## config.mk

```make
export PLATFORM = sky130hd
export DESIGN_NAME = IIR_v
export DESIGN_NICKNAME = IIR_v
export VERILOG_FILES = /design/flow/design.v
export SDC_FILE = /design/flow/constraint.sdc
export NUM_CORES = 4
export LEC_CHECK = 0
export CAP_MARGIN = 20
export CELL_PAD_IN_SITES_GLOBAL_PLACEMENT = 3
export CORE_ASPECT_RATIO = 1.38
export CORE_MARGIN = 9
export CORE_UTILIZATION = 42
export CTS_CLUSTER_DIAMETER = 78
export GPL_ROUTABILITY_DRIVEN = 1
export GPL_TIMING_DRIVEN = 0
export PLACE_DENSITY_LB_ADDON = 0.28
export SLEW_MARGIN = 20
export TNS_END_PERCENT = 50
```

## constraint.sdc

```tcl
create_clock -name core_clock -period 14.5 [get_ports {clk}]
set_input_delay 2.9000 -clock core_clock [delete_from_list [all_inputs] [get_ports {clk}]]
set_output_delay 2.9000 -clock core_clock [all_outputs]
set_load 0.01 [all_outputs]
```

## design.v

```verilog
`timescale 1ns / 1ps
module IIR2nd#(
    parameter DW = 20,FW = 15
)(
    input clk,rst_n,en,
    input signed [DW-1:0] din,
    output logic signed[DW-1:0] dout,
    input [31:0]index
);
    localparam logic signed[DW-1:0] GAIN =41;
    function automatic logic signed[DW-1:0] DEN(input [31:0] i);
        case (i)
        32'd0:  DEN = -65446;
        32'd1:  DEN = -65421;
        32'd2:  DEN = -65381;
        32'd3:  DEN = -65325;
        32'd4:  DEN = -65252;
        32'd5:  DEN = -65163;
        32'd6:  DEN = -65058;
        32'd7:  DEN = -64938;
        32'd8:  DEN = -64801;
        32'd9:  DEN = -64648;
        32'd10: DEN = -64479;
        32'd11: DEN = -64294;
        32'd12: DEN = -64094;
        32'd13: DEN = -63877;
        32'd14: DEN = -63645;
        32'd15: DEN = -63397;
        32'd16: DEN = -63134;
        32'd17: DEN = -62855;
        32'd18: DEN = -62560;
        32'd19: DEN = -62250;
        default: DEN = 0;
        endcase
    endfunction
    localparam logic signed [DW-1:0] NUM0 = 32768, NUM1 = 0, NUM2 = -32768;
    wire signed [DW-1:0] n0;
    wire signed [DW-1:0] n1;
    wire signed [DW-1:0] n2;
    wire signed [DW-1:0] d1;
    wire signed [DW-1:0] d2;
    wire signed [DW-1:0] g ;
    assign    n0      = (NUM0);
    assign    n1     = (NUM1);
    assign    n2     = (NUM2);
    assign    d1     = (DEN(index));
    assign    d2     = (32686);
    assign    g      = (GAIN);
    logic signed [DW-1:0]   z1,z0;
    wire signed [DW-1:0] pn0;
    wire signed [DW-1:0] pn1;
    wire signed [DW-1:0] pn2;
    wire signed [DW-1:0] o ;
    wire signed [DW-1:0] pd1;
    wire signed [DW-1:0] pd2;
    assign        pn0    = 
    (((DW-FW)+(DW-FW)+(FW)+(FW))'(din)*((DW-FW)+(DW-FW)+(FW)+(FW))'(n0))>>>((FW)+(FW)-(FW));
    assign        pn1    = 
    (((DW-FW)+(DW-FW)+(FW)+(FW))'(din)*((DW-FW)+(DW-FW)+(FW)+(FW))'(n1))>>>((FW)+(FW)-(FW));
    assign        pn2    = 
    (((DW-FW)+(DW-FW)+(FW)+(FW))'(din)*((DW-FW)+(DW-FW)+(FW)+(FW))'(n2))>>>((FW)+(FW)-(FW));
    assign        o     =z0 + pn0;
    assign        pd1    = 
    (((DW-FW)+(DW-FW)+(FW)+(FW))'(o)*((DW-FW)+(DW-FW)+(FW)+(FW))'(d1))>>>((FW)+(FW)-(FW));
    assign        pd2    = 
    (((DW-FW)+(DW-FW)+(FW)+(FW))'(o)*((DW-FW)+(DW-FW)+(FW)+(FW))'(d2))>>>((FW)+(FW)-(FW));
    always_ff @( posedge clk ) begin 
        if(!rst_n) begin
            z0<=0; z1<=0;dout<=0;
        end else begin
            z0<=pn1 + z1 - pd1;
            z1<=pn2 - pd2;
            dout<=
    (((DW-FW)+(DW-FW)+(FW)+(FW))'(o)*((DW-FW)+(DW-FW)+(FW)+(FW))'(g))>>>((FW)+(FW)-(FW));
        end
    end
endmodule
module IIR#(
    parameter DW = 16,EW = 4
)(
    input clk,rst_n,en,
    input signed [DW-1:0] din,
    output logic signed [DW-1:0] dout,
    input [31:0]index,
    output logic signed [DW+EW-1:0] dout_W
    );
    localparam W = DW + EW;
    logic signed [W-1:0] din_W;
    assign din_W = din;
    assign dout = dout_W;
    IIR2nd #(W,DW-1)IIR2nd_inst(
    clk,rst_n,en, din_W, dout_W,index
        );
endmodule
`timescale 1ns / 1ps
module IIR_v#(
    parameter DW = 16,FW = 15
)(
    input clk,rst_n,en,
    input signed [DW-1:0] din,
    output wire signed [DW-1:0] dout,
    input [31:0]index,
    output wire signed [DW+FW-1:0] dout_W
    );
    IIR#(
        DW,FW
    )IIR_inst(
        clk,rst_n,en,din,dout,index,dout_W
    );
endmodule
```

## run.sh

```bash
#!/bin/bash
# the make line also repeats each setting of config.mk as NAME=value (left out here)
make -C /OpenROAD-flow-scripts/flow DESIGN_CONFIG=/design/flow/config.mk WORK_HOME=/design/flow/orfs CLKGATE_MAP_FILE= finish
```

==> results of run 1 <==
cell type report:
type / instances / area share [%]
timing repair buffer: 200 / 4.36
clock buffer: 10 / 0.516
inverter: 1185 / 10.2
tap: 1197 / 3.38
clock inverter: 6 / 0.124
sequential: 85 / 3.84
buffer: 84 / 1.09
multi-input combinational: 2964 / 76.5
through the flow:
stage | hold slack, ns
floorplan | 0.516
global placement | 0.568
detailed placement | 0.556
CTS | 0.568
global route | 0.614
finish | 0.567
repair_timing:
| item | in CTS | in global routing |
|---|---|---|
| setup endpoints to repair | 36 | 23 |
| buffers inserted | 52 | 31 |
| pin swaps | 26 | 27 |
| resized | 131 | 124 |
per-layer routing:
layer | vias to the layer above | GRT usage [%] | wire (µm)
li1 | 13600 | - | -
met1 | 14800 | 29.3 | 50400
met2 | 421 | 43.6 | 64100
met3 | 103 | 1.59 | 3040
met4 | 0 | 5.60 | 3420
met5 | - | 0 | 0
==> results.py, run 1 <==
# Physical implementation metrics
metrics = {
    "detailed_routing": {
        "via_count": 29000,
        "insertedDiodeCount": 0,
        "routed_wl_mm": 121,
        "wl_per_cell_um": 21.1,
        "ant_nets": 0,
        "drc_errors": 0,
        "drt-initial-drc-count": 1253,
        "drt-vias-per-instance": 5.06,
        "dr.pass1.iters": 6,
    },
    "sta": {
        "worst_slack_ns": 0.471,
        "fin_tns_setup_ns": 0,
        "tightest_slew_ns": 1.20,
        "setup_viol": 0,
        "finalClockPeriodUsage_pct": 96.8,
        "skew_ns": 0.0137,
        "post-route-min-period_ns": 14.03,
        "hold_viol": 0,
        "slew_violations": 0,
        "fmax_mhz": 71.3,
        "relSlewSlack_pct": 19.8,
    },
    "setup_path": {
        "cp_num_buf_inv": 10,
        "worstSetupStartpointType": "input port",
        "crit_slowest_cell": "clkdlybuf4s50_1",
        "r2r-end": "IIR_inst.IIR2nd_inst.z0[30]$_SDFF_PN0_",
        "crit_top_cell": "fa_1",
        "crit_fanout": 5,
        "cp-endpoint": "IIR_inst.IIR2nd_inst.z0[30]$_SDFF_PN0_",
        "required_ns": 14.77,
        "end_kind": "register",
        "worst-setup-path-type": "input port to register",
        "r2r_start": "IIR_inst.IIR2nd_inst.z0[0]$_SDFF_PN0_",
        "cp_top_family": "adder cells",
        "arrival_ns": 14.30,
        "r2r_setup_slack_ns": 2.91,
        "r2r_cells": 49,
        "cp_slowest_stage_delay_ns": 0.55,
        "cp.depth": 49,
        "startpoint": "din[3]",
    },
    "placed_design": {
        "dp_hpwl_mm": 107,
        "port_buffers": 95,
        "pre_cts_slack_ns": -2.68,
        "gp_congestion": 0.901,
        "post_dp_cell_area_um2": 42400,
        "dp_cells": 5640,
    },
    "logic_synthesis": {
        "ys.flops": 85,
        "synth_cell_types": 83,
        "syn_inst": 4326,
        "synth-async-reset-ratio_pct": 0,
        "synth_area_um2": 39500,
        "edf_count": 0,
        "yosysTopAreaCell": "fa_1",
        "ys_cells": 4326,
        "synthAoiAreaFrac_pct": 7.72,
        "top_cell_area_share_pct": 43.8,
        "ys_sh_xor_pct": 3.67,
        "ys_seq_share_pct": 4.31,
        "logic_family": "adder cells",
        "topCellsByArea": "fa_1 (44%), ha_1 (17%), inv_1 (11%)",
        "syn_avg_cell_area_um2": 9.13,
        "ys_area_um2": 39500,
        "yosysWarnings": 1,
        "netlist_top_cells_count": "inv_1 (1177), fa_1 (864), ha_1 (551), nor2_1 (417), nand2_1 (201)",
        "synthFlopType": "dfxtp_1",
        "mux_area_share_pct": 0.336,
        "synthesis.nets": 5792,
        "synth_dominant_cell_count": "inv_1",
        "ys_sh_simple_pct": 10.4,
        "synth_adder_area_share_pct": 61.2,
    },
    "cells_and_area": {
        "area_delta_synth_final_pct": 12.2,
        "stdcell_count": 5731,
        "logic_area_um2": 33900,
        "fillers": 9190,
        "regArea_um2": 1700,
        "fin_area_um2": 44300,
        "nets": 5995,
        "final_util_pct": 47.7,
    },
    "clocking": {
        "cts_buffers": 9,
        "htreeDepth": 3,
        "postCtsHoldBufs": 0,
        "clkSinkCount": 85,
        "clkLatencyLatePin_ns": 0.38,
        "clockBufferDepth": 2,
        "cts_tree": "built",
        "path_clk_slew_ns": 0.07,
        "cts-root-buf": "clkbuf_16",
    },
    "die": {
        "chipArea_um2": 106000,
        "placement_rows": 131,
        "core_um2": 92900,
        "fp-utilization_pct": 42.5,
        "die_w_um": 279,
        "die_h_um": 378,
        "num_io_pins": 98,
    },
    "hold_path": {
        "holdCritStartpoint": "IIR_inst.IIR2nd_inst.z1[0]$_SDFF_PN0_",
        "hold_class": "register to register",
        "hold_end": "IIR_inst.IIR2nd_inst.z0[0]$_SDFF_PN0_",
        "min_path_cells": 3,
    },
    "global_routing": {
        "antenna_found_initial": 2,
        "grt_overflow": 0,
        "grt_pass1_wl_mm": 187,
        "track_usage_pct": 23.4,
        "grt_pass1_vias": 31000,
        "grt_max_degree": 19,
    },
    "job": {
        "drv_cap": 0,
        "warnings": 36,
    },
    "outcome": {
        "status": "timing/DRC/antenna clean",
    },
}
==> inputs of run 2 (changes only) <==
ABC_AREA = 0   (was not set)
CAP_MARGIN = 0   (was 20)
CELL_PAD_IN_SITES_DETAIL_PLACEMENT = 1   (was not set)
CELL_PAD_IN_SITES_GLOBAL_PLACEMENT = 2   (was 3)
CORE_MARGIN = 4   (was 9)
CORE_UTILIZATION = 40   (was 42)
CTS_CLUSTER_DIAMETER = not set   (was 78)
GPL_TIMING_DRIVEN = not set   (was 0)
MAX_ROUTING_LAYER = met4   (was not set)
PLACE_DENSITY_LB_ADDON = not set   (was 0.28)
TNS_END_PERCENT = 40   (was 50)
clock period = 15.1 ns   (was 14.5 ns; I/O delays follow)
==> run 2 against run 1 <==
Against the previous run:
- critical endpoint is now IIR_inst.IIR2nd_inst.z1[29]$_SDFF_PN0_
- clock-buffer cell count unchanged
- setup slack gained 0.078 ns
- critical path depth decreased by 4
- design area down 0.15%
- non-clock buffer count grew 76
- sequential share of layout area barely moved
- highest routed layer unchanged
==> results.py, run 2 <==
# Physical implementation metrics
metrics = {
    "detailed_routing": {
        "via_count": 29400,
        "drt-initial-drc-count": 1085,
        "wl_per_cell_um": 21.7,
        "drc_errors": 0,
        "insertedDiodeCount": 0,
        "routed_wl_mm": 128,
        "drt-vias-per-instance": 4.98,
        "ant_nets": 0,
        "dr.pass1.iters": 7,
    },
    "sta": {
        "setup_viol": 0,
        "post-route-min-period_ns": 14.55,
        "fmax_mhz": 68.7,
        "skew_ns": 0.00966,
        "relSlewSlack_pct": 37.2,
        "tightest_slew_ns": 0.938,
        "fin_tns_setup_ns": 0,
        "hold_viol": 0,
        "finalClockPeriodUsage_pct": 96.4,
        "slew_violations": 0,
    },
    "hold_path": {
        "holdCritStartpoint": "IIR_inst.IIR2nd_inst.z1[0]$_SDFF_PN0_",
        "hold_class": "register to register",
        "hold_end": "IIR_inst.IIR2nd_inst.z0[0]$_SDFF_PN0_",
        "min_path_cells": 3,
    },
    "cells_and_area": {
        "nets": 6071,
        "logic_area_um2": 33200,
        "fillers": 11500,
        "area_delta_synth_final_pct": 12.1,
        "stdcell_count": 5911,
        "regArea_um2": 1700,
    },
    "logic_synthesis": {
        "edf_count": 0,
        "logic_family": "adder cells",
        "ys_sh_simple_pct": 10.4,
        "ys_cells": 4326,
        "synthAoiAreaFrac_pct": 7.72,
        "ys.flops": 85,
        "top_cell_area_share_pct": 43.8,
        "mux_area_share_pct": 0.336,
        "synthFlopType": "dfxtp_1",
        "netlist_top_cells_count": "inv_1 (1177), fa_1 (864), ha_1 (551), nor2_1 (417), nand2_1 (201)",
        "synth_area_um2": 39500,
        "ys_sh_xor_pct": 3.67,
        "synth_cell_types": 83,
        "yosysWarnings": 1,
        "syn_inst": 4326,
        "synthesis.nets": 5792,
        "ys_area_um2": 39500,
        "synth_dominant_cell_count": "inv_1",
        "topCellsByArea": "fa_1 (44%), ha_1 (17%), inv_1 (11%)",
        "synth-async-reset-ratio_pct": 0,
        "synth_adder_area_share_pct": 61.2,
        "yosysTopAreaCell": "fa_1",
        "syn_avg_cell_area_um2": 9.13,
        "ys_seq_share_pct": 4.31,
    },
    "die": {
        "fp-utilization_pct": 40.3,
        "num_io_pins": 98,
        "core_um2": 98100,
        "chipArea_um2": 104000,
        "die_h_um": 377,
        "die_w_um": 276,
        "placement_rows": 135,
    },
    "clocking": {
        "path_clk_slew_ns": 0.07,
        "clkLatencyLatePin_ns": 0.39,
        "clkSinkCount": 85,
        "cts_buffers": 9,
        "htreeDepth": 3,
        "cts-root-buf": "clkbuf_16",
        "cts_tree": "built",
        "clockBufferDepth": 2,
    },
    "setup_path": {
        "cp_slowest_stage_delay_ns": 0.56,
        "crit_fanout": 9,
        "r2r-end": "IIR_inst.IIR2nd_inst.z1[29]$_SDFF_PN0_",
        "cp-endpoint": "IIR_inst.IIR2nd_inst.z1[29]$_SDFF_PN0_",
        "end_kind": "register",
        "arrival_ns": 14.88,
        "worstSetupStartpointType": "input port",
        "cp_num_buf_inv": 10,
        "r2r_setup_slack_ns": 3.35,
        "cp.depth": 45,
        "crit_top_cell": "fa_1",
        "crit_slowest_cell": "fa_1",
        "r2r_cells": 44,
        "cp_top_family": "adder cells",
        "startpoint": "din[0]",
        "required_ns": 15.43,
        "worst-setup-path-type": "input port to register",
        "r2r_start": "IIR_inst.IIR2nd_inst.z0[0]$_SDFF_PN0_",
    },
    "global_routing": {
        "antenna_found_initial": 1,
        "track_usage_pct": 26.3,
        "grt_overflow": 0,
        "grt_pass1_vias": 33600,
        "grt_pass1_wl_mm": 200,
        "grt_max_degree": 37,
    },
    "placed_design": {
        "dp_cells": 5891,
        "port_buffers": 96,
        "gp_congestion": 0.877,
        "dp_hpwl_mm": 116,
    },
    "job": {
        "warnings": 38,
        "drv_cap": 0,
    },
    "outcome": {
        "status": "timing/DRC/antenna clean",
    },
}
-- run 2: area by class of cell --
cell class | instances | share of cell area, %
Tap cell | 1301 | 3.68
Multi-Input combinational cell | 2964 | 74.9
Timing Repair Buffer | 360 | 6.85
Sequential cell | 85 | 3.84
Clock buffer | 10 | 0.540
Inverter | 1185 | 10.0
Clock inverter | 6 | 0.122
-- run 2: layer usage --
| layer | up-vias | global-route usage [%] | part of all wire [%] |
|---|---|---|---|
| met1 | 15300 | 31.1 | 41 |
| met5 | - | - | 0 |
| met4 | 0 | 4.55 | 2.1 |
| met2 | 300 | 49.5 | 55 |
| li1 | 13700 | - | - |
| met3 | 86 | 1.70 | 1.9 |
-- run 2: what timing repair did --
item,CTS,global route
hold endpoints to repair,0,0
gates cloned,0,0
hold buffers,0,0
gates resized,1,31
setup endpoints to repair,2,9
buffers inserted,0,4
pin swaps,0,4
-- run 2: per-stage QoR --
stage	hold WS, ns	util [%]	worst slack, ns	cell area, µm²
floorplan	0.516	-	1.01	39500
global placement	0.539	44.6	-0.280	43800
detailed placement	0.539	44.6	-0.525	43800
CTS	0.552	44.9	0.106	44100
global route	0.585	45.1	-0.0102	44300
finish	0.548	45.1	0.550	44300
==> inputs of run 3 (changes only) <==
ABC_AREA = 1   (was 0)
CAP_MARGIN = 20   (was 0)
CELL_PAD_IN_SITES_DETAIL_PLACEMENT = not set   (was 1)
CELL_PAD_IN_SITES_GLOBAL_PLACEMENT = not set   (was 2)
CORE_ASPECT_RATIO = not set   (was 1.38)
CORE_MARGIN = 2   (was 4)
CORE_UTILIZATION = 63   (was 40)
CTS_CLUSTER_DIAMETER = 160   (was not set)
CTS_CLUSTER_SIZE = 99   (was not set)
GPL_ROUTABILITY_DRIVEN = not set   (was 1)
MAX_ROUTING_LAYER = not set   (was met4)
TNS_END_PERCENT = not set   (was 40)
clock period = 6.59 ns   (was 15.1 ns; I/O delays follow)
==> run 3 against run 2 <==
Against the previous run:
- now fails the layout checks on negative setup slack
- sequential cell count unchanged
- worst hold slack better by 0.057 ns
- first-iteration DRC count rose to 4.4 times the previous value
- clock-buffer cell count down 1
- die area down 34%
- wire length up 29%
- global-route usage up 20 points
- final cell count up 23%
- critical path type unchanged
- largest cell class unchanged
==> results.py, run 3 <==
# Physical implementation metrics
metrics = {
    "global_routing": {
        "antenna_found_initial": 2,
        "track_usage_pct": 45.8,
        "grt_max_degree": 48,
        "grt_pass1_wl_mm": 236,
        "use_met1_pct": 60.4,
        "gr-usage-met2_pct": 67.7,
        "grt_pass1_vias": 42500,
        "busiest_layer": "met2",
        "grt_overflow": 0,
        "grt_use_met3_pct": 15.9,
    },
    "logic_synthesis": {
        "netlist_top_cells_count": "inv_1 (1393), fa_1 (864), nand2_1 (659), ha_1 (551), nor2_1 (549)",
        "ys.flops": 85,
        "yosysWarnings": 1,
        "syn_avg_cell_area_um2": 8.13,
        "synth_cell_types": 61,
        "yosysTopAreaCell": "fa_1",
        "logic_family": "adder cells",
        "synth_area_um2": 42000,
        "ys_seq_share_pct": 4.05,
        "topCellsByArea": "fa_1 (41%), ha_1 (16%), inv_1 (12%)",
        "ys_sh_xor_pct": 2.35,
        "synthFlopType": "dfxtp_1",
        "syn_inst": 5161,
        "mux_area_share_pct": 0,
        "ys_area_um2": 42000,
        "ys_sh_simple_pct": 14.0,
        "synth-async-reset-ratio_pct": 0,
        "synthAoiAreaFrac_pct": 8.32,
        "synthesis.nets": 6627,
        "edf_count": 0,
        "synth_dominant_cell_count": "inv_1",
        "synth_adder_area_share_pct": 57.6,
        "top_cell_area_share_pct": 41.2,
        "ys_cells": 5161,
    },
    "detailed_routing": {
        "drt-vias-per-instance": 5.82,
        "wl_per_cell_um": 22.7,
        "drc_errors": 0,
        "drt-initial-drc-count": 4760,
        "routed_wl_mm": 165,
        "via_count": 42300,
        "ant_nets": 0,
        "dr.pass1.iters": 8,
    },
    "setup_path": {
        "crit_top_cell": "fa_1",
        "startpoint": "din[8]",
        "cp_top_family": "adder cells",
        "r2r_start": "IIR_inst.IIR2nd_inst.z0[0]$_SDFF_PN0_",
        "arrival_ns": 11.03,
        "crit_slowest_cell": "fa_2",
        "cp.depth": 41,
        "worst-setup-path-type": "input port to register",
        "cp_slowest_stage_delay_ns": 0.62,
        "required_ns": 6.86,
        "crit_fanout": 6,
        "cp-endpoint": "IIR_inst.IIR2nd_inst.z0[29]$_SDFF_PN0_",
        "r2r_setup_slack_ns": -3.43,
        "worstSetupStartpointType": "input port",
        "r2r_cells": 42,
        "r2r-end": "IIR_inst.IIR2nd_inst.z0[29]$_SDFF_PN0_",
        "end_kind": "register",
        "cp_num_buf_inv": 13,
    },
    "sta": {
        "setup_viol": 62,
        "relSlewSlack_pct": 50.2,
        "tightest_slew_ns": 0.739,
        "worst_slack_ns": -4.17,
        "post-route-min-period_ns": 10.76,
        "slew_violations": 0,
        "hold_viol": 0,
        "fmax_mhz": 92.9,
        "skew_ns": 0.0199,
        "finalClockPeriodUsage_pct": 163,
        "grt_setup_unrepaired": "true",
    },
    "clocking": {
        "cts_buffers": 9,
        "cts-root-buf": "clkbuf_16",
        "htreeDepth": 3,
        "clkSinkCount": 85,
        "clockBufferDepth": 2,
        "path_clk_slew_ns": 0.09,
        "cts_tree": "built",
        "clkLatencyLatePin_ns": 0.38,
    },
    "placed_design": {
        "post_dp_cell_area_um2": 52800,
        "pre_cts_slack_ns": -4.89,
        "dp_hpwl_mm": 127,
        "gp_congestion": 1.06,
        "port_buffers": 96,
    },
    "cells_and_area": {
        "regArea_um2": 1700,
        "fillers": 3240,
        "fin_area_um2": 58400,
        "area_delta_synth_final_pct": 39.2,
        "nets": 7871,
        "logic_area_um2": 39200,
    },
    "die": {
        "chipArea_um2": 68700,
        "num_io_pins": 98,
        "core_um2": 65900,
        "fp-utilization_pct": 63.7,
        "die_h_um": 262,
        "placement_rows": 94,
        "die_w_um": 262,
    },
    "hold_path": {
        "min_path_cells": 3,
        "holdCritStartpoint": "IIR_inst.IIR2nd_inst.z1[0]$_SDFF_PN0_",
        "hold_class": "register to register",
        "hold_end": "IIR_inst.IIR2nd_inst.z0[0]$_SDFF_PN0_",
    },
    "outcome": {
        "status": "complete, but fails checks",
        "failed_checks": "negative setup slack",
    },
    "job": {
        "warnings": 41,
        "drv_cap": 0,
    },
}
==> run 3: layout make-up <==
cell class / instances / area share (%)
well taps: 864 / 1.85
inverters: 1417 / 9.21
repair buffers: 1306 / 18.4
flip-flops and latches: 85 / 2.91
diodes: 2 / 0.00857
clock inverters: 7 / 0.129
multi-input cells: 3586 / 67.1
clock buffers: 9 / 0.386
==> run 3: per-layer routing <==
metal	part of all wire (%)	wire length, µm	vias up
met1	36	59500	20500
met3	14	22700	822
li1	-	-	18000
met4	7.0	11600	10
met5	0.28	456	-
met2	43	71000	2994
==> run 3: stage by stage <==
stage | setup TNS (ns) | cells | util (%) | hold WS (ns)
after floorplan | -158.48 | 5161 | - | 0.516
after global placement | -253.41 | 7115 | 80.2 | 0.534
after detailed placement | -261.45 | 7115 | 80.2 | 0.530
after CTS | -176.58 | 7212 | 85.6 | 0.543
after global routing | -217.16 | 7274 | 88.7 | 0.610
final | -201.22 | 7276 | 88.7 | 0.606
==> run 3: repair_timing <==
item | CTS | global route
buffers inserted | 84 | 69
gates cloned | 0 | 0
hold buffers | 0 | 0
pin swaps | 190 | 204
endpoints found under the setup margin | 66 | 65
resized | 634 | 359
==> inputs of run 4 (changes only) <==
ABC_AREA = not set   (was 1)
CORE_ASPECT_RATIO = 0.92   (was not set)
CORE_UTILIZATION = 72   (was 63)
CTS_CLUSTER_DIAMETER = not set   (was 160)
CTS_CLUSTER_SIZE = 62   (was 99)
PLACE_DENSITY_LB_ADDON = 0.0   (was not set)
clock period = 12.6 ns   (was 6.59 ns; I/O delays follow)
==> run 4 against run 3 <==
Against the previous run:
- the layout still fails its checks (negative setup slack)
- via count is 11% lower
- wire length is 8.1% lower
- first-iteration DRC count is 3.7% lower
- clock-buffer cell count stayed put
- sequential share of layout area is 0.48 points higher
- synthesized cell count is 16% lower
- die area is 17% lower
- final cell count is 18% lower
- area after synthesis is 5.8% lower
==> results.py, run 4 <==
# Physical implementation metrics
metrics = {
    "logic_synthesis": {
        "topCellsByArea": "fa_1 (44%), ha_1 (17%), inv_1 (11%)",
        "syn_avg_cell_area_um2": 9.13,
        "ys.flops": 85,
        "syn_inst": 4326,
        "netlist_top_cells_count": "inv_1 (1177), fa_1 (864), ha_1 (551), nor2_1 (417), nand2_1 (201)",
        "top_cell_area_share_pct": 43.8,
        "ys_seq_share_pct": 4.31,
        "synthAoiAreaFrac_pct": 7.72,
        "edf_count": 0,
        "yosysWarnings": 1,
        "ys_sh_xor_pct": 3.67,
        "ys_area_um2": 39500,
        "synth_cell_types": 83,
        "synth_dominant_cell_count": "inv_1",
        "synth_adder_area_share_pct": 61.2,
        "synthesis.nets": 5792,
        "logic_family": "adder cells",
        "yosysTopAreaCell": "fa_1",
        "synth-async-reset-ratio_pct": 0,
        "mux_area_share_pct": 0.336,
        "synthFlopType": "dfxtp_1",
        "ys_cells": 4326,
        "synth_area_um2": 39500,
        "ys_sh_simple_pct": 10.4,
    },
    "detailed_routing": {
        "drt-vias-per-instance": 6.32,
        "dr.pass1.iters": 9,
        "drc_errors": 0,
        "ant_nets": 0,
        "routed_wl_mm": 152,
        "drt-initial-drc-count": 4584,
        "via_count": 37800,
        "wl_per_cell_um": 25.4,
    },
    "setup_path": {
        "arrival_ns": 14.49,
        "startpoint": "din[10]",
        "worst-setup-path-type": "input port to register",
        "r2r-end": "IIR_inst.IIR2nd_inst.z0[30]$_SDFF_PN0_",
        "cp.depth": 52,
        "r2r_setup_slack_ns": 0.35,
        "crit_fanout": 5,
        "cp_top_family": "adder cells",
        "r2r_cells": 51,
        "end_kind": "register",
        "required_ns": 12.92,
        "cp_num_buf_inv": 14,
        "cp-endpoint": "IIR_inst.IIR2nd_inst.z0[30]$_SDFF_PN0_",
        "crit_top_cell": "fa_1",
        "crit_slowest_cell": "a211oi_4",
        "worstSetupStartpointType": "input port",
        "cp_slowest_stage_delay_ns": 0.66,
        "r2r_start": "IIR_inst.IIR2nd_inst.z0[10]$_SDFF_PN0_",
    },
    "job": {
        "warnings": 38,
        "drv_cap": 0,
    },
    "hold_path": {
        "holdCritStartpoint": "IIR_inst.IIR2nd_inst.z1[0]$_SDFF_PN0_",
        "hold_class": "register to register",
        "hold_end": "IIR_inst.IIR2nd_inst.z0[0]$_SDFF_PN0_",
        "min_path_cells": 3,
    },
    "sta": {
        "post-route-min-period_ns": 14.17,
        "tightest_slew_ns": 0.812,
        "skew_ns": 0.0347,
        "fmax_mhz": 70.6,
        "relSlewSlack_pct": 45.9,
        "hold_viol": 0,
        "finalClockPeriodUsage_pct": 112,
        "setup_viol": 33,
        "worst_slack_ns": -1.57,
        "grt_setup_unrepaired": "true",
        "slew_violations": 0,
    },
    "global_routing": {
        "grt_pass1_vias": 38000,
        "grt_max_degree": 54,
        "grt_pass1_wl_mm": 201,
        "track_usage_pct": 46.8,
        "antenna_found_initial": 8,
        "grt_overflow": 0,
    },
    "clocking": {
        "cts_tree": "built",
        "clkSinkCount": 85,
        "path_clk_slew_ns": 0.11,
        "postCtsHoldBufs": 0,
        "cts_buffers": 9,
        "htreeDepth": 3,
        "clkLatencyLatePin_ns": 0.42,
        "cts-root-buf": "clkbuf_16",
        "clockBufferDepth": 2,
    },
    "die": {
        "fp-utilization_pct": 72.7,
        "num_io_pins": 98,
        "die_h_um": 229,
        "die_w_um": 248,
        "core_um2": 54400,
        "placement_rows": 82,
        "chipArea_um2": 56800,
    },
    "placed_design": {
        "gp_congestion": 1.01,
        "pre_cts_slack_ns": -1.34,
        "port_buffers": 96,
        "dp_hpwl_mm": 105,
    },
    "cells_and_area": {
        "nets": 6726,
        "area_delta_synth_final_pct": 26.8,
    },
    "outcome": {
        "status": "complete, but fails checks",
        "failed_checks": "negative setup slack",
    },
}
[run 4: layout make-up]
class / instances / area (µm²)
diodes: 7 / 17.5
clock buffers: 9 / 225
clock inverters: 7 / 77.6
fillers: 2096 / 4290
inverters: 1185 / 4480
multi-input cells: 2964 / 34500
flip-flops and latches: 85 / 1700
well taps: 714 / 893
repair buffers: 1015 / 8160
[run 4: metrics by stage]
step	TNS, ns	instances	hold slack, ns	utilization (%)	instance area [µm²]
2_1_floorplan	0	4326	0.516	-	39900
3_3_place_gp	-16.88	5882	0.526	87.9	47800
3_5_place_dp	-25.75	5882	0.548	87.9	47800
4_1_cts	-0.338	5931	0.558	90.1	49000
5_1_grt	-30.12	5979	0.709	92.1	50100
6_report	-22.10	5986	0.682	92.1	50100
[run 4: what timing repair did]
action / CTS / global route
gates resized: 173 / 198
buffers inserted: 33 / 50
pin swaps: 101 / 134
endpoints found under the setup margin: 32 / 35
[run 4: per-layer routing]
layer | global-route usage [%] | share of wire, %
met5 | 0 | 0.11
met4 | 29.1 | 11
met3 | 11.6 | 13
met2 | 74.9 | 44
met1 | 56.8 | 31
==> inputs of run 5 (changes only) <==
ABC_AREA = 1   (was not set)
CAP_MARGIN = 35   (was 20)
CORE_ASPECT_RATIO = not set   (was 0.92)
CORE_UTILIZATION = 35   (was 72)
CTS_CLUSTER_DIAMETER = 367   (was not set)
CTS_CLUSTER_SIZE = not set   (was 62)
GPL_ROUTABILITY_DRIVEN = 1   (was not set)
GPL_TIMING_DRIVEN = 1   (was not set)
HOLD_SLACK_MARGIN = 0.24   (was not set)
MIN_ROUTING_LAYER = met2   (was not set)
PLACE_DENSITY = 0.36   (was not set)
PLACE_DENSITY_LB_ADDON = not set   (was 0.0)
SLEW_MARGIN = 0   (was 20)
clock period = 11.3 ns   (was 12.6 ns; I/O delays follow)
==> run 5 against run 4 <==
Against the previous run:
- fails the layout checks on design-rule violations, negative setup slack
- core utilization fell by 43 points
- clock-buffer cell count rose by 1
- non-clock buffer count rose by 277
- clock skew fell by 0.021 ns
- wire length rose by 16%
- largest cell class unchanged
- worst hold slack got worse by 0.094 ns
==> results.py, run 5 <==
# Physical implementation metrics
metrics = {
    "clocking": {
        "cts_buffers": 9,
        "cts-root-buf": "clkbuf_16",
        "htreeDepth": 3,
        "clockBufferDepth": 2,
        "clkLatencyLatePin_ns": 0.42,
        "postCtsHoldBufs": 0,
        "clkSinkCount": 85,
        "path_clk_slew_ns": 0.09,
        "cts_tree": "built",
    },
    "logic_synthesis": {
        "top_cell_area_share_pct": 41.2,
        "syn_inst": 5161,
        "synth_adder_area_share_pct": 57.6,
        "topCellsByArea": "fa_1 (41%), ha_1 (16%), inv_1 (12%)",
        "yosysTopAreaCell": "fa_1",
        "logic_family": "adder cells",
        "ys_sh_simple_pct": 14.0,
        "ys_seq_share_pct": 4.05,
        "synth_cell_types": 61,
        "synth-async-reset-ratio_pct": 0,
        "mux_area_share_pct": 0,
        "syn_avg_cell_area_um2": 8.13,
        "netlist_top_cells_count": "inv_1 (1393), fa_1 (864), nand2_1 (659), ha_1 (551), nor2_1 (549)",
        "synthesis.nets": 6627,
        "ys_cells": 5161,
        "ys_area_um2": 42000,
        "synth_dominant_cell_count": "inv_1",
        "edf_count": 0,
        "synthAoiAreaFrac_pct": 8.32,
        "ys_sh_xor_pct": 2.35,
        "yosysWarnings": 1,
        "ys.flops": 85,
        "synthFlopType": "dfxtp_1",
        "synth_area_um2": 42000,
    },
    "setup_path": {
        "r2r_start": "IIR_inst.IIR2nd_inst.z0[0]$_SDFF_PN0_",
        "r2r_setup_slack_ns": 1.34,
        "required_ns": 11.62,
        "worst-setup-path-type": "input port to register",
        "worstSetupStartpointType": "input port",
        "r2r-end": "IIR_inst.IIR2nd_inst.z0[30]$_SDFF_PN0_",
        "crit_fanout": 5,
        "cp_num_buf_inv": 16,
        "cp.depth": 52,
        "cp_slowest_stage_delay_ns": 0.56,
        "cp_top_family": "adder cells",
        "startpoint": "din[0]",
        "arrival_ns": 11.88,
        "cp-endpoint": "IIR_inst.IIR2nd_inst.z0[30]$_SDFF_PN0_",
        "r2r_cells": 51,
        "crit_top_cell": "fa_1",
        "crit_slowest_cell": "fa_1",
        "end_kind": "register",
    },
    "die": {
        "num_io_pins": 98,
        "core_um2": 119000,
        "chipArea_um2": 123000,
        "die_w_um": 350,
        "fp-utilization_pct": 35.1,
        "die_h_um": 350,
        "placement_rows": 127,
    },
    "outcome": {
        "status": "complete, but fails checks",
        "failed_checks": "design-rule violations, negative setup slack",
    },
    "placed_design": {
        "gp_congestion": 0.969,
        "pre_cts_slack_ns": -1.70,
        "port_buffers": 96,
        "post_dp_cell_area_um2": 53200,
        "dp_hpwl_mm": 145,
        "dp_cells": 7886,
    },
    "sta": {
        "hold_viol": 0,
        "hold_slack_ns": 0.588,
        "relSlewSlack_pct": 32.2,
        "tightest_slew_ns": 1.02,
        "post-route-min-period_ns": 11.56,
        "slew_violations": 0,
        "skew_ns": 0.0141,
        "finalClockPeriodUsage_pct": 102,
        "grt_setup_unrepaired": "true",
        "fmax_mhz": 86.5,
        "worst_slack_ns": -0.258,
        "setup_viol": 14,
    },
    "cells_and_area": {
        "logic_area_um2": 38400,
        "regArea_um2": 1700,
        "fin_area_um2": 58500,
        "fillers": 12200,
        "stdcell_count": 8036,
        "nets": 7857,
        "area_delta_synth_final_pct": 39.4,
    },
    "global_routing": {
        "grt_pass1_vias": 61200,
        "grt_max_degree": 65,
        "track_usage_pct": 42.5,
        "antenna_found_initial": 13,
        "grt_pass1_wl_mm": 251,
        "grt_overflow": 0,
    },
    "detailed_routing": {
        "dr.pass1.iters": 54,
        "wl_met2_mm": 81.2,
        "wl_per_cell_um": 21.8,
        "via_count": 53100,
        "wl_met3_mm": 77.4,
        "drt-initial-drc-count": 6300,
        "top_layer": "met5",
        "met1_length_um": 0,
        "drt-vias-per-instance": 6.61,
        "ant_nets": 0,
        "drc_errors": 6,
        "routed_wl_mm": 176,
    },
    "job": {
        "drv_cap": 0,
        "warnings": 40,
    },
    "hold_path": {
        "hold_end": "IIR_inst.IIR2nd_inst.z0[0]$_SDFF_PN0_",
        "hold_class": "register to register",
        "min_path_cells": 3,
        "holdCritStartpoint": "IIR_inst.IIR2nd_inst.z1[0]$_SDFF_PN0_",
    },
}
[run 5: per-stage QoR]
step | util (%) | setup TNS [ns]
finish | 49.0 | -1.58
global route | 49.0 | -8.04
CTS | 46.6 | -0.507
detailed placement | 44.5 | -44.35
global placement | 44.5 | -43.34
floorplan | - | 0
[run 5: layer usage]
metal | vias to the layer above | track usage [%]
met5 | - | 27.0
met4 | 136 | 3.99
met1 | 19800 | -
li1 | 17900 | -
met2 | 14100 | 45.9
met3 | 1160 | 63.3
[run 5: cell type report]
class	instances	area share [%]
inverters	1417	9.17
repair buffers	1292	18.3
well taps	1612	3.45
flip-flops and latches	85	2.91
clock buffers	10	0.408
multi-input cells	3586	65.5
clock inverters	6	0.107
diodes	28	0.120
[run 5: what timing repair did]
action                                  CTS  global route
endpoints found under the setup margin   43            44
resized                                 442           566
buffers inserted                         47            68
pin swaps                               145           244
cloned                                    1             2
==> inputs of run 6 (changes only) <==
CAP_MARGIN = 20   (was 35)
CORE_MARGIN = 10   (was 2)
CORE_UTILIZATION = 68   (was 35)
CTS_CLUSTER_DIAMETER = 170   (was 367)
CTS_CLUSTER_SIZE = 100   (was not set)
GPL_ROUTABILITY_DRIVEN = not set   (was 1)
GPL_TIMING_DRIVEN = not set   (was 1)
HOLD_SLACK_MARGIN = -0.03   (was 0.24)
MIN_ROUTING_LAYER = not set   (was met2)
PLACE_DENSITY = not set   (was 0.36)
SETUP_SLACK_MARGIN = -1.33   (was not set)
SLEW_MARGIN = 20   (was 0)
TNS_END_PERCENT = 15   (was not set)
clock period = 13.5 ns   (was 11.3 ns; I/O delays follow)
==> run 6 against run 5 <==
Against the previous run:
- now clean on timing, DRC and antenna
- non-clock buffer count down 1058
- setup slack improved by 0.56 ns
- wire length down 30%
- synthesized cell count unchanged
- first-iteration DRC count down 52%
- sequential share of layout area grew 0.88 points
==> results.py, run 6 <==
# Physical implementation metrics
metrics = {
    "outcome": {
        "status": "timing/DRC/antenna clean",
    },
    "logic_synthesis": {
        "synthFlopType": "dfxtp_1",
        "ys_cells": 5161,
        "synth_dominant_cell_count": "inv_1",
        "synth-async-reset-ratio_pct": 0,
        "topCellsByArea": "fa_1 (41%), ha_1 (16%), inv_1 (12%)",
        "synth_cell_types": 61,
        "mux_area_share_pct": 0,
        "logic_family": "adder cells",
        "synth_adder_area_share_pct": 57.6,
        "ys_sh_simple_pct": 14.0,
        "top_cell_area_share_pct": 41.2,
        "syn_avg_cell_area_um2": 8.13,
        "edf_count": 0,
        "ys_seq_share_pct": 4.05,
        "synthAoiAreaFrac_pct": 8.32,
        "yosysWarnings": 1,
        "syn_inst": 5161,
        "synthesis.nets": 6627,
        "ys_area_um2": 42000,
        "synth_area_um2": 42000,
        "ys.flops": 85,
        "netlist_top_cells_count": "inv_1 (1393), fa_1 (864), nand2_1 (659), ha_1 (551), nor2_1 (549)",
        "yosysTopAreaCell": "fa_1",
        "ys_sh_xor_pct": 2.35,
    },
    "clocking": {
        "postCtsHoldBufs": 0,
        "path_clk_slew_ns": 0.07,
        "cts_buffers": 9,
        "clockBufferDepth": 2,
        "htreeDepth": 3,
        "clkSinkCount": 85,
        "cts_tree": "built",
        "cts_resized": 0,
        "cts-root-buf": "clkbuf_16",
        "clkLatencyLatePin_ns": 0.39,
        "post_cts_buffers": 0,
    },
    "global_routing": {
        "gr-usage-met2_pct": 52.4,
        "grt_pass1_vias": 34400,
        "busiest_layer": "met2",
        "grt_overflow": 0,
        "track_usage_pct": 35.3,
        "grt_use_met3_pct": 8.47,
        "grt_pass1_wl_mm": 193,
        "use_met1_pct": 49.2,
        "grt_max_degree": 65,
        "antenna_found_initial": 1,
    },
    "sta": {
        "relSlewSlack_pct": 33.4,
        "hold_viol": 0,
        "finalClockPeriodUsage_pct": 97.8,
        "slew_violations": 0,
        "skew_ns": 0.0115,
        "post-route-min-period_ns": 13.20,
        "tightest_slew_ns": 0.995,
        "fin_tns_setup_ns": 0,
        "setup_viol": 0,
        "fmax_mhz": 75.8,
    },
    "detailed_routing": {
        "ant_nets": 0,
        "drt-initial-drc-count": 3017,
        "drc_errors": 0,
        "dr.pass1.iters": 6,
        "wl_per_cell_um": 19.9,
        "drt-vias-per-instance": 5.65,
        "routed_wl_mm": 122,
        "insertedDiodeCount": 0,
        "via_count": 34700,
    },
    "hold_path": {
        "hold_end": "IIR_inst.IIR2nd_inst.z0[0]$_SDFF_PN0_",
        "hold_class": "register to register",
        "holdCritStartpoint": "IIR_inst.IIR2nd_inst.z1[0]$_SDFF_PN0_",
        "min_path_cells": 3,
    },
    "setup_path": {
        "crit_slowest_cell": "fa_1",
        "end_kind": "register",
        "r2r_setup_slack_ns": 2.80,
        "cp.depth": 41,
        "cp_num_buf_inv": 11,
        "arrival_ns": 13.51,
        "required_ns": 13.82,
        "crit_top_cell": "fa_1",
        "startpoint": "din[0]",
        "cp_slowest_stage_delay_ns": 0.67,
        "r2r_cells": 40,
        "cp_top_family": "adder cells",
        "r2r_start": "IIR_inst.IIR2nd_inst.z0[0]$_SDFF_PN0_",
        "cp-endpoint": "IIR_inst.IIR2nd_inst.z0[24]$_SDFF_PN0_",
        "r2r-end": "IIR_inst.IIR2nd_inst.z0[24]$_SDFF_PN0_",
        "worstSetupStartpointType": "input port",
        "crit_fanout": 7,
        "worst-setup-path-type": "input port to register",
    },
    "placed_design": {
        "gp_congestion": 1.02,
        "port_buffers": 96,
        "post_dp_cell_area_um2": 44600,
        "dp_hpwl_mm": 108,
        "dp_cells": 6112,
    },
    "cells_and_area": {
        "regArea_um2": 1700,
        "fillers": 5022,
        "fin_area_um2": 44900,
        "final_util_pct": 73.1,
        "logic_area_um2": 34600,
        "area_delta_synth_final_pct": 6.94,
        "nets": 6799,
        "stdcell_count": 6128,
    },
    "die": {
        "die_h_um": 268,
        "num_io_pins": 98,
        "chipArea_um2": 72000,
        "placement_rows": 91,
        "core_um2": 61400,
        "fp-utilization_pct": 68.4,
        "die_w_um": 268,
    },
    "job": {
        "drv_cap": 0,
        "warnings": 38,
    },
}
## run 6: cell type report
cell class | count | area share (%)
repair buffers | 234 | 4.44
clock inverters | 7 | 0.190
inverters | 1417 | 11.9
flip-flops and latches | 85 | 3.79
well taps | 790 | 2.20
multi-input cells | 3586 | 77.0
clock buffers | 9 | 0.502
## run 6: routing by layer
metal / wire, µm / vias up / part of all wire (%)
met1: 50200 / 16800 / 41
li1: - / 15900 / -
met3: 13200 / 306 / 11
met4: 6330 / 2 / 5.2
met2: 52400 / 1647 / 43
met5: 8 / - / 0.0065
## run 6: stage by stage
stage | hold WS, ns | worst slack, ns
2_1_floorplan | 0.516 | 1.46
3_3_place_gp | 0.534 | 0.253
3_5_place_dp | 0.531 | 0.120
4_1_cts | 0.541 | 0.487
5_1_grt | 0.575 | -0.235
6_report | 0.537 | 0.303
==> inputs of run 7 (changes only) <==
ABC_AREA = not set   (was 1)
CORE_MARGIN = 2   (was 10)
CORE_UTILIZATION = 72   (was 68)
CTS_CLUSTER_DIAMETER = not set   (was 170)
CTS_CLUSTER_SIZE = not set   (was 100)
HOLD_SLACK_MARGIN = not set   (was -0.03)
PLACE_DENSITY_LB_ADDON = 0.0   (was not set)
SETUP_SLACK_MARGIN = not set   (was -1.33)
TNS_END_PERCENT = not set   (was 15)
clock period = 13.1 ns   (was 13.5 ns; I/O delays follow)
==> run 7 against run 6 <==
Against the previous run:
- the layout now fails its checks (negative setup slack)
- final cell count fell by 4.5%
- synthesized cell count is 16% lower
- non-clock buffer count increased by 670
- area after synthesis down 5.8%
- wire length grew 16%
- core utilization increased by 17 points
- critical path depth up 5
- register-to-register slack worse by 1.3 ns
- global-route usage rose by 9.5 points
- sequential share of layout area fell by 0.31 points
- design area up 8.9%
- clock-buffer cell count rose by 1
- largest cell class unchanged
==> results.py, run 7 <==
# Physical implementation metrics
metrics = {
    "cells_and_area": {
        "regArea_um2": 1700,
        "area_delta_synth_final_pct": 23.7,
        "stdcell_count": 5851,
        "fin_area_um2": 48900,
        "logic_area_um2": 34300,
        "fillers": 2334,
        "nets": 6615,
    },
    "setup_path": {
        "arrival_ns": 14.00,
        "r2r_setup_slack_ns": 1.45,
        "worst-setup-path-type": "input port to register",
        "cp_slowest_stage_delay_ns": 0.56,
        "crit_top_cell": "fa_1",
        "cp.depth": 46,
        "cp-endpoint": "IIR_inst.IIR2nd_inst.z0[30]$_SDFF_PN0_",
        "crit_slowest_cell": "fa_1",
        "r2r_cells": 51,
        "cp_num_buf_inv": 11,
        "r2r_start": "IIR_inst.IIR2nd_inst.z0[0]$_SDFF_PN0_",
        "startpoint": "din[11]",
        "end_kind": "register",
        "r2r-end": "IIR_inst.IIR2nd_inst.z0[30]$_SDFF_PN0_",
        "required_ns": 13.38,
        "crit_fanout": 10,
        "cp_top_family": "adder cells",
        "worstSetupStartpointType": "input port",
    },
    "die": {
        "placement_rows": 85,
        "die_w_um": 238,
        "core_um2": 54000,
        "fp-utilization_pct": 73.1,
        "num_io_pins": 98,
        "chipArea_um2": 56800,
        "die_h_um": 238,
    },
    "global_routing": {
        "grt_max_degree": 71,
        "grt_pass1_vias": 37200,
        "track_usage_pct": 44.9,
        "grt_overflow": 0,
        "antenna_found_initial": 2,
        "grt_pass1_wl_mm": 194,
    },
    "clocking": {
        "cts-root-buf": "clkbuf_16",
        "clockBufferDepth": 2,
        "clkSinkCount": 85,
        "cts_tree": "built",
        "cts_buffers": 9,
        "clkLatencyLatePin_ns": 0.39,
        "postCtsHoldBufs": 0,
        "path_clk_slew_ns": 0.08,
        "htreeDepth": 3,
    },
    "logic_synthesis": {
        "yosysWarnings": 1,
        "synth_adder_area_share_pct": 61.2,
        "synthesis.nets": 5792,
        "synthAoiAreaFrac_pct": 7.72,
        "synth_cell_types": 83,
        "top_cell_area_share_pct": 43.8,
        "ys_sh_simple_pct": 10.4,
        "ys_sh_xor_pct": 3.67,
        "syn_inst": 4326,
        "synth_area_um2": 39500,
        "synthFlopType": "dfxtp_1",
        "ys_seq_share_pct": 4.31,
        "logic_family": "adder cells",
        "netlist_top_cells_count": "inv_1 (1177), fa_1 (864), ha_1 (551), nor2_1 (417), nand2_1 (201)",
        "ys.flops": 85,
        "mux_area_share_pct": 0.336,
        "ys_area_um2": 39500,
        "syn_avg_cell_area_um2": 9.13,
        "yosysTopAreaCell": "fa_1",
        "synth-async-reset-ratio_pct": 0,
        "synth_dominant_cell_count": "inv_1",
        "edf_count": 0,
        "ys_cells": 4326,
        "topCellsByArea": "fa_1 (44%), ha_1 (17%), inv_1 (11%)",
    },
    "placed_design": {
        "dp_hpwl_mm": 104,
        "port_buffers": 96,
        "post_dp_cell_area_um2": 46900,
        "pre_cts_slack_ns": -1.30,
        "gp_congestion": 1.00,
        "dp_cells": 5784,
    },
    "sta": {
        "grt_setup_unrepaired": "true",
        "post-route-min-period_ns": 13.71,
        "finalClockPeriodUsage_pct": 105,
        "worst_slack_ns": -0.611,
        "hold_viol": 0,
        "skew_ns": 0.0254,
        "relSlewSlack_pct": 36.2,
        "hold_slack_ns": 0.558,
        "fmax_mhz": 72.9,
        "tightest_slew_ns": 0.956,
        "slew_violations": 0,
        "setup_viol": 9,
    },
    "detailed_routing": {
        "routed_wl_mm": 142,
        "ant_nets": 0,
        "wl_per_cell_um": 24.3,
        "drt-vias-per-instance": 6.22,
        "drc_errors": 0,
        "dr.pass1.iters": 8,
        "via_count": 36400,
        "drt-initial-drc-count": 3612,
    },
    "hold_path": {
        "hold_class": "register to register",
        "min_path_cells": 3,
        "hold_end": "IIR_inst.IIR2nd_inst.z0[0]$_SDFF_PN0_",
        "holdCritStartpoint": "IIR_inst.IIR2nd_inst.z1[0]$_SDFF_PN0_",
    },
    "job": {
        "warnings": 37,
        "drv_cap": 0,
    },
    "outcome": {
        "status": "complete, but fails checks",
        "failed_checks": "negative setup slack",
    },
}
-- run 7: timing repair --
item | in CTS | in global routing
setup buffers | 15 | 38
setup endpoints to repair | 25 | 30
pin swaps | 74 | 121
resized | 132 | 197
-- run 7: area by class of cell --
class,instances,area share [%]
multi-input combinational,2964,70.1
timing repair buffer,904,14.9
inverter,1185,9.13
sequential,85,3.48
tap,696,1.78
clock buffer,10,0.489
clock inverter,6,0.0896
antenna,1,0.00512
-- run 7: through the flow --
| step | TNS [ns] | utilization (%) |
|---|---|---|
| global placement | -13.12 | 86.8 |
| detailed placement | -20.09 | 86.8 |
| CTS | 0 | 88.5 |
| finish | -2.80 | 90.4 |
| floorplan | 0 | - |
| global route | -6.41 | 90.4 |
-- run 7: metal layers --
metal / GRT usage (%) / up-vias / part of all wire [%]
li1: - / 14800 / -
met1: 53.8 / 17500 / 32
met2: 73.2 / 2838 / 45
met3: 9.20 / 1169 / 12
met4: 30.8 / 2 / 11
met5: 0 / - / 0.0077
==> inputs of run 8 (changes only) <==
CTS_CLUSTER_SIZE = 48   (was not set)
PLACE_DENSITY_LB_ADDON = 0.23   (was 0.0)
clock period = 12.5 ns   (was 13.1 ns; I/O delays follow)
==> run 8 against run 7 <==
Against the previous run:
- the flow now stops in global routing
- area after synthesis unchanged
- die area unchanged
- synthesized cell count did not move
==> results.py, run 8 <==
# Generated from Yosys and OpenROAD reports
metrics = {
    "logic_synthesis": {
        "edf_count": 0,
        "top_cell_area_share_pct": 43.8,
        "ys_sh_xor_pct": 3.67,
        "synth_dominant_cell_count": "inv_1",
        "synthesis.nets": 5792,
        "synth_adder_area_share_pct": 61.2,
        "synthAoiAreaFrac_pct": 7.72,
        "yosysWarnings": 1,
        "synth-async-reset-ratio_pct": 0,
        "ys_seq_share_pct": 4.31,
        "synthFlopType": "dfxtp_1",
        "topCellsByArea": "fa_1 (44%), ha_1 (17%), inv_1 (11%)",
        "synth_cell_types": 83,
        "syn_inst": 4326,
        "ys_area_um2": 39500,
        "ys_sh_simple_pct": 10.4,
        "yosysTopAreaCell": "fa_1",
        "ys.flops": 85,
        "netlist_top_cells_count": "inv_1 (1177), fa_1 (864), ha_1 (551), nor2_1 (417), nand2_1 (201)",
        "synth_area_um2": 39500,
        "logic_family": "adder cells",
        "ys_cells": 4326,
        "syn_avg_cell_area_um2": 9.13,
        "mux_area_share_pct": 0.336,
    },
    "outcome": {
        "status": "stopped before the end",
        "stop_stage": "global routing",
        "firstError": "[ERROR GRT-0232] Routing congestion too high. Check the congestion heatmap in the GUI.",
    },
    "die": {
        "placement_rows": 85,
        "chipArea_um2": 56800,
        "core_um2": 54000,
        "fp-utilization_pct": 73.1,
        "num_io_pins": 98,
        "die_h_um": 238,
        "die_w_um": 238,
    },
    "placed_design": {
        "gp_congestion": 1.01,
        "port_buffers": 96,
        "dp_hpwl_mm": 114,
        "post_dp_cell_area_um2": 47800,
    },
    "global_routing": {
        "track_usage_pct": 75.7,
        "grt_overflow": 7,
    },
    "clocking": {
        "clkSinkCount": 85,
        "clockBufferDepth": 2,
        "cts_buffers": 9,
        "cts-root-buf": "clkbuf_16",
        "htreeDepth": 3,
        "postCtsHoldBufs": 0,
    },
}
[run 8: repair_timing]
item                       4_1_cts
gates resized                  221
setup endpoints to repair       36
pin swaps                      132
setup buffers                   36
[run 8: routing by layer]
layer | GRT usage (%) | GRT overflow
met5 | 37.3 | 0
met4 | 78.6 | 3
met3 | 61.5 | 0
met2 | 92.9 | 4
met1 | 72.3 | 0
[run 8: stage by stage]
| step | std cells | util (%) | setup WS [ns] | hold slack (ns) |
|---|---|---|---|---|
| after CTS | 5897 | 91.2 | -0.483 | 0.555 |
| after detailed placement | 5847 | 88.6 | -1.68 | 0.544 |
| after global placement | 5847 | 88.6 | -1.03 | 0.532 |
| after floorplan | 4326 | - | -0.0101 | 0.516 |
==> inputs of run 9 (changes only) <==
CTS_CLUSTER_SIZE = 50   (was 48)
MAX_ROUTING_LAYER = met4   (was not set)
PLACE_DENSITY_LB_ADDON = 0.03   (was 0.23)
TNS_END_PERCENT = 5   (was not set)
clock period = 12.6 ns   (was 12.5 ns; I/O delays follow)
==> run 9 against run 8 <==
Against the previous run:
- now fails the layout checks on max-capacitance violations, max-slew violations, negative setup slack
- area after synthesis unchanged
- synthesized cell count unchanged
- die area unchanged
==> results.py, run 9 <==
# Physical implementation metrics
metrics = {
    "sta": {
        "setup_viol": 48,
        "worst_slack_ns": -1.97,
        "tightest_slew_ns": 1.77,
        "hold_viol": 0,
        "fmax_mhz": 68.6,
        "slew_violations": 7,
        "fin_tns_setup_ns": -47.70,
        "post-route-min-period_ns": 14.57,
        "skew_ns": 0.0228,
        "relSlewSlack_pct": -18.8,
        "grt_setup_unrepaired": "true",
        "finalClockPeriodUsage_pct": 116,
    },
    "die": {
        "chipArea_um2": 56800,
        "placement_rows": 85,
        "num_io_pins": 98,
        "core_um2": 54000,
        "die_h_um": 238,
        "fp-utilization_pct": 73.1,
        "die_w_um": 238,
    },
    "logic_synthesis": {
        "ys_sh_simple_pct": 10.4,
        "top_cell_area_share_pct": 43.8,
        "ys_seq_share_pct": 4.31,
        "synth-async-reset-ratio_pct": 0,
        "ys_area_um2": 39500,
        "synth_adder_area_share_pct": 61.2,
        "ys.flops": 85,
        "synthAoiAreaFrac_pct": 7.72,
        "synthesis.nets": 5792,
        "topCellsByArea": "fa_1 (44%), ha_1 (17%), inv_1 (11%)",
        "syn_avg_cell_area_um2": 9.13,
        "syn_inst": 4326,
        "mux_area_share_pct": 0.336,
        "logic_family": "adder cells",
        "yosysWarnings": 1,
        "edf_count": 0,
        "netlist_top_cells_count": "inv_1 (1177), fa_1 (864), ha_1 (551), nor2_1 (417), nand2_1 (201)",
        "ys_cells": 4326,
        "synth_area_um2": 39500,
        "synthFlopType": "dfxtp_1",
        "synth_dominant_cell_count": "inv_1",
        "synth_cell_types": 83,
        "yosysTopAreaCell": "fa_1",
        "ys_sh_xor_pct": 3.67,
    },
    "setup_path": {
        "crit_slowest_cell": "o41ai_4",
        "cp_top_family": "adder cells",
        "r2r_cells": 47,
        "cp.depth": 46,
        "r2r-end": "IIR_inst.IIR2nd_inst.z0[30]$_SDFF_PN0_",
        "required_ns": 12.95,
        "cp_slowest_stage_delay_ns": 0.89,
        "crit_fanout": 4,
        "r2r_start": "IIR_inst.IIR2nd_inst.z0[10]$_SDFF_PN0_",
        "startpoint": "din[14]",
        "end_kind": "register",
        "arrival_ns": 14.91,
        "crit_top_cell": "fa_1",
        "cp-endpoint": "IIR_inst.IIR2nd_inst.z0[30]$_SDFF_PN0_",
        "cp_num_buf_inv": 9,
        "r2r_setup_slack_ns": 0.06,
        "worstSetupStartpointType": "input port",
        "worst-setup-path-type": "input port to register",
    },
    "placed_design": {
        "gp_congestion": 1.01,
        "dp_hpwl_mm": 109,
        "port_buffers": 96,
    },
    "detailed_routing": {
        "drt-initial-drc-count": 5960,
        "drc_errors": 0,
        "wl_per_cell_um": 27.4,
        "routed_wl_mm": 163,
        "via_count": 39500,
        "ant_nets": 0,
        "drt-vias-per-instance": 6.62,
        "dr.pass1.iters": 12,
    },
    "hold_path": {
        "holdCritStartpoint": "IIR_inst.IIR2nd_inst.z1[0]$_SDFF_PN0_",
        "hold_end": "IIR_inst.IIR2nd_inst.z0[0]$_SDFF_PN0_",
        "hold_class": "register to register",
        "min_path_cells": 3,
    },
    "cells_and_area": {
        "area_delta_synth_final_pct": 25.9,
        "logic_area_um2": 34400,
        "regArea_um2": 1700,
        "nets": 6708,
        "fillers": 2079,
    },
    "clocking": {
        "cts_tree": "built",
        "path_clk_slew_ns": 0.10,
        "clockBufferDepth": 2,
        "htreeDepth": 3,
        "postCtsHoldBufs": 0,
        "cts_buffers": 9,
        "cts-root-buf": "clkbuf_16",
        "clkLatencyLatePin_ns": 0.41,
        "clkSinkCount": 85,
    },
    "global_routing": {
        "antenna_found_initial": 9,
        "grt_overflow": 0,
        "track_usage_pct": 50.5,
        "grt_max_degree": 40,
        "grt_pass1_wl_mm": 211,
        "grt_pass1_vias": 40100,
    },
    "job": {
        "warnings": 38,
        "drv_cap": 2,
    },
    "outcome": {
        "failed_checks": "max-capacitance violations, max-slew violations, negative setup slack",
        "status": "complete, but fails checks",
    },
}
[run 9: routing by layer]
layer / track usage, % / share of wire [%] / vias up
met5: - / 0 / -
met4: 39.9 / 13 / 0
met1: 55.8 / 29 / 18400
li1: - / - / 15100
met3: 11.9 / 15 / 1994
met2: 78.9 / 42 / 3984
[run 9: metrics by stage]
stage | cell area [µm²] | cells | hold WS, ns | utilization (%) | setup WS (ns)
5_1_grt | 49700 | 5956 | 0.616 | 92.0 | -1.93
2_1_floorplan | 39900 | 4326 | 0.516 | - | 0.000119
3_3_place_gp | 48000 | 5885 | 0.526 | 88.8 | -1.01
4_1_cts | 48800 | 5913 | 0.555 | 90.3 | -0.405
6_report | 49700 | 5959 | 0.590 | 92.0 | -1.97
3_5_place_dp | 48000 | 5885 | 0.544 | 88.8 | -1.38
[run 9: what timing repair did]
item,in CTS,in global routing
pin swaps,57,112
gates resized,105,177
setup buffers,12,31
setup endpoints to repair,33,41
[run 9: layout make-up]
type | count | share of cell area (%)
multi-input combinational | 2964 | 69.1
timing repair buffer | 997 | 16.1
inverter | 1185 | 8.99
sequential | 85 | 3.42
tap | 696 | 1.75
clock buffer | 9 | 0.453
clock inverter | 7 | 0.161
antenna | 16 | 0.0805
